// Cinema
module Cinema(input [17:0]SW, input clk, input rst, output reg [17:0]LEDR , input [3:0]KEY, output [7:0]HEX0,
			  output [7:0]HEX4, output [7:0]HEX5, output [7:0]HEX6, output [7:0]HEX7, output [7:0]HEX1, output [7:0]HEX2, output [7:0]HEX3);
Settings: LEC_CHECK=0, CAP_MARGIN=20, CORE_MARGIN=6, CORE_UTILIZATION=40, PLACE_DENSITY_LB_ADDON=0.06, SLEW_MARGIN=20; clock period 20.0 ns.
run.sh (not shown) runs the stock make flow with config.mk's settings and CLKGATE_MAP_FILE=.
Edit:
Settings changed: CORE_MARGIN 6 to 2, CORE_UTILIZATION 40 to 43, PLACE_DENSITY_LB_ADDON 0.06 to default.
Clock period 20.0 ns to 14.2 ns, I/O delays scaled along.
The new run finished with negative setup slack left.
Sequential share of layout area falls by 1.7 points.
Wire length falls slightly.
Design area rises by roughly a tenth.

* * *

MS:
Starting RTL as in the previous note.
Design Cinema, start of the top module:
module Cinema(input [17:0]SW, input clk, input rst, output reg [17:0]LEDR , input [3:0]KEY, output [7:0]HEX0,
			  output [7:0]HEX4, output [7:0]HEX5, output [7:0]HEX6, output [7:0]HEX7, output [7:0]HEX1, output [7:0]HEX2, output [7:0]HEX3);
==> flow/config.mk <==
export PLATFORM = sky130hd
export DESIGN_NAME = Cinema
export DESIGN_NICKNAME = Cinema
export VERILOG_FILES = /design/flow/design.v
export SDC_FILE = /design/flow/constraint.sdc
export NUM_CORES = 4
export LEC_CHECK = 0
export ABC_AREA = 1
export CAP_MARGIN = 20
export CELL_PAD_IN_SITES_DETAIL_PLACEMENT = 1
export CORE_MARGIN = 2
export CORE_UTILIZATION = 64
export CTS_CLUSTER_SIZE = 88
export PLACE_DENSITY_LB_ADDON = 0.22
export SLEW_MARGIN = 20
==> flow/constraint.sdc <==
create_clock -name core_clock -period 17.5 [get_ports {clk}]
set_input_delay 3.5000 -clock core_clock [delete_from_list [all_inputs] [get_ports {clk}]]
set_output_delay 3.5000 -clock core_clock [all_outputs]
set_load 0.01 [all_outputs]
What ended MS was a tool error in detailed placement (3_5_place_dp); the run never finished.
The following lists how JK was set up differently from MS:
-- flow/config.mk --
<<< MS, line 10
export CELL_PAD_IN_SITES_DETAIL_PLACEMENT = 1
>>> JK, line 10
<<< MS, line 12
export CORE_UTILIZATION = 64
export CTS_CLUSTER_SIZE = 88
export PLACE_DENSITY_LB_ADDON = 0.22
>>> JK, line 11
export CORE_UTILIZATION = 61
export CTS_CLUSTER_DIAMETER = 324
export CTS_CLUSTER_SIZE = 98
<<< MS, line 16
>>> JK, line 15
export TNS_END_PERCENT = 20
==> flow/constraint.sdc <==
create_clock -name core_clock -period 10.6 [get_ports {clk}]
set_input_delay 2.1200 -clock core_clock [delete_from_list [all_inputs] [get_ports {clk}]]
set_output_delay 2.1200 -clock core_clock [all_outputs]
set_load 0.01 [all_outputs]
Results
Re post-synthesis chip area from yosys: no difference whatsoever between JK and MS.
Compared with MS, JK shows die size that has gone up by a few percent.
Row die outline height: JK higher / MS lower
Synthesized area: MS vs JK identical
From JK to MS, area share of and/or/nand/nor cells after synthesis did not move at all.
Of JK and MS, JK shows the higher width of the die, with MS below it.
Every stage of JK finished as expected; the final checks, on the other hand, flagged negative setup slack, which means the layout fails.
| area of the core region | JK vs MS | worse |

* * *

Starting RTL as in the previous note.
Settings: LEC_CHECK=0, CAP_MARGIN=0, CELL_PAD_IN_SITES_DETAIL_PLACEMENT=2, CELL_PAD_IN_SITES_GLOBAL_PLACEMENT=1, CORE_ASPECT_RATIO=0.78, CORE_MARGIN=2, CORE_UTILIZATION=40, CTS_CLUSTER_DIAMETER=316, CTS_CLUSTER_SIZE=60, GPL_ROUTABILITY_DRIVEN=0, GPL_TIMING_DRIVEN=0, HOLD_SLACK_MARGIN=0.2, MAX_ROUTING_LAYER=met5, MIN_ROUTING_LAYER=met2, SLEW_MARGIN=20; clock period 15.8 ns.
The starting point ran to the end with violations: setup timing.
Change:
ABC_AREA = 1   (was default)
CELL_PAD_IN_SITES_DETAIL_PLACEMENT = default   (was 2)
CORE_ASPECT_RATIO = default   (was 0.78)
CORE_MARGIN = 7   (was 2)
CORE_UTILIZATION = 26   (was 40)
CTS_CLUSTER_DIAMETER = 247   (was 316)
CTS_CLUSTER_SIZE = 98   (was 60)
GPL_ROUTABILITY_DRIVEN = default   (was 0)
GPL_TIMING_DRIVEN = default   (was 0)
HOLD_SLACK_MARGIN = default   (was 0.2)
MIN_ROUTING_LAYER = default   (was met2)
PLACE_DENSITY = 0.9   (was default)
TNS_END_PERCENT = 80   (was default)
clock period = 19.9 ns   (was 15.8 ns; I/O delays follow)
Effect: The changed run finished with timing, DRC and antenna clean. Critical path depth came out higher by 8. Setup slack gains 3300 ps. Routed wire length goes down by 52%. Area after synthesis went down by 2.7%. Core utilization went down by 20 points. Worst hold slack gets worse by 47 ps. Count of clock-buffer cells in the layout rose by 2.
Change:
ABC_AREA = 0   (was 1)
CELL_PAD_IN_SITES_GLOBAL_PLACEMENT = 0   (was 1)
CORE_MARGIN = 3   (was 7)
CORE_UTILIZATION = 66   (was 26)
CTS_CLUSTER_DIAMETER = default   (was 247)
CTS_CLUSTER_SIZE = default   (was 98)
PLACE_DENSITY = default   (was 0.9)
clock period = 15.7 ns   (was 19.9 ns; I/O delays follow)
The new run completed, yet does not pass: setup timing.
First-iteration DRC count goes up by 81%.
Area after synthesis went up by 2.8%.
Die size drops by 61%.
Global-route usage is higher by 21 points.
Utilization went up by 51 points.
Setup slack is worse by 2100 ps.
Cell area rose by 8.8%.
Change:
CELL_PAD_IN_SITES_GLOBAL_PLACEMENT = 3   (was 0)
CORE_MARGIN = 7   (was 3)
CORE_UTILIZATION = 26   (was 66)
PLACE_DENSITY_LB_ADDON = 0.24   (was default)
clock period = 19.9 ns   (was 15.7 ns; I/O delays follow)
Now the flow passed the timing, design-rule and antenna checks.
Synthesized area does not change.
Die size climbs to 2.6 times its value.
Sequential share of layout area went up by 0.98 points.
Final area goes down by 5.2%.
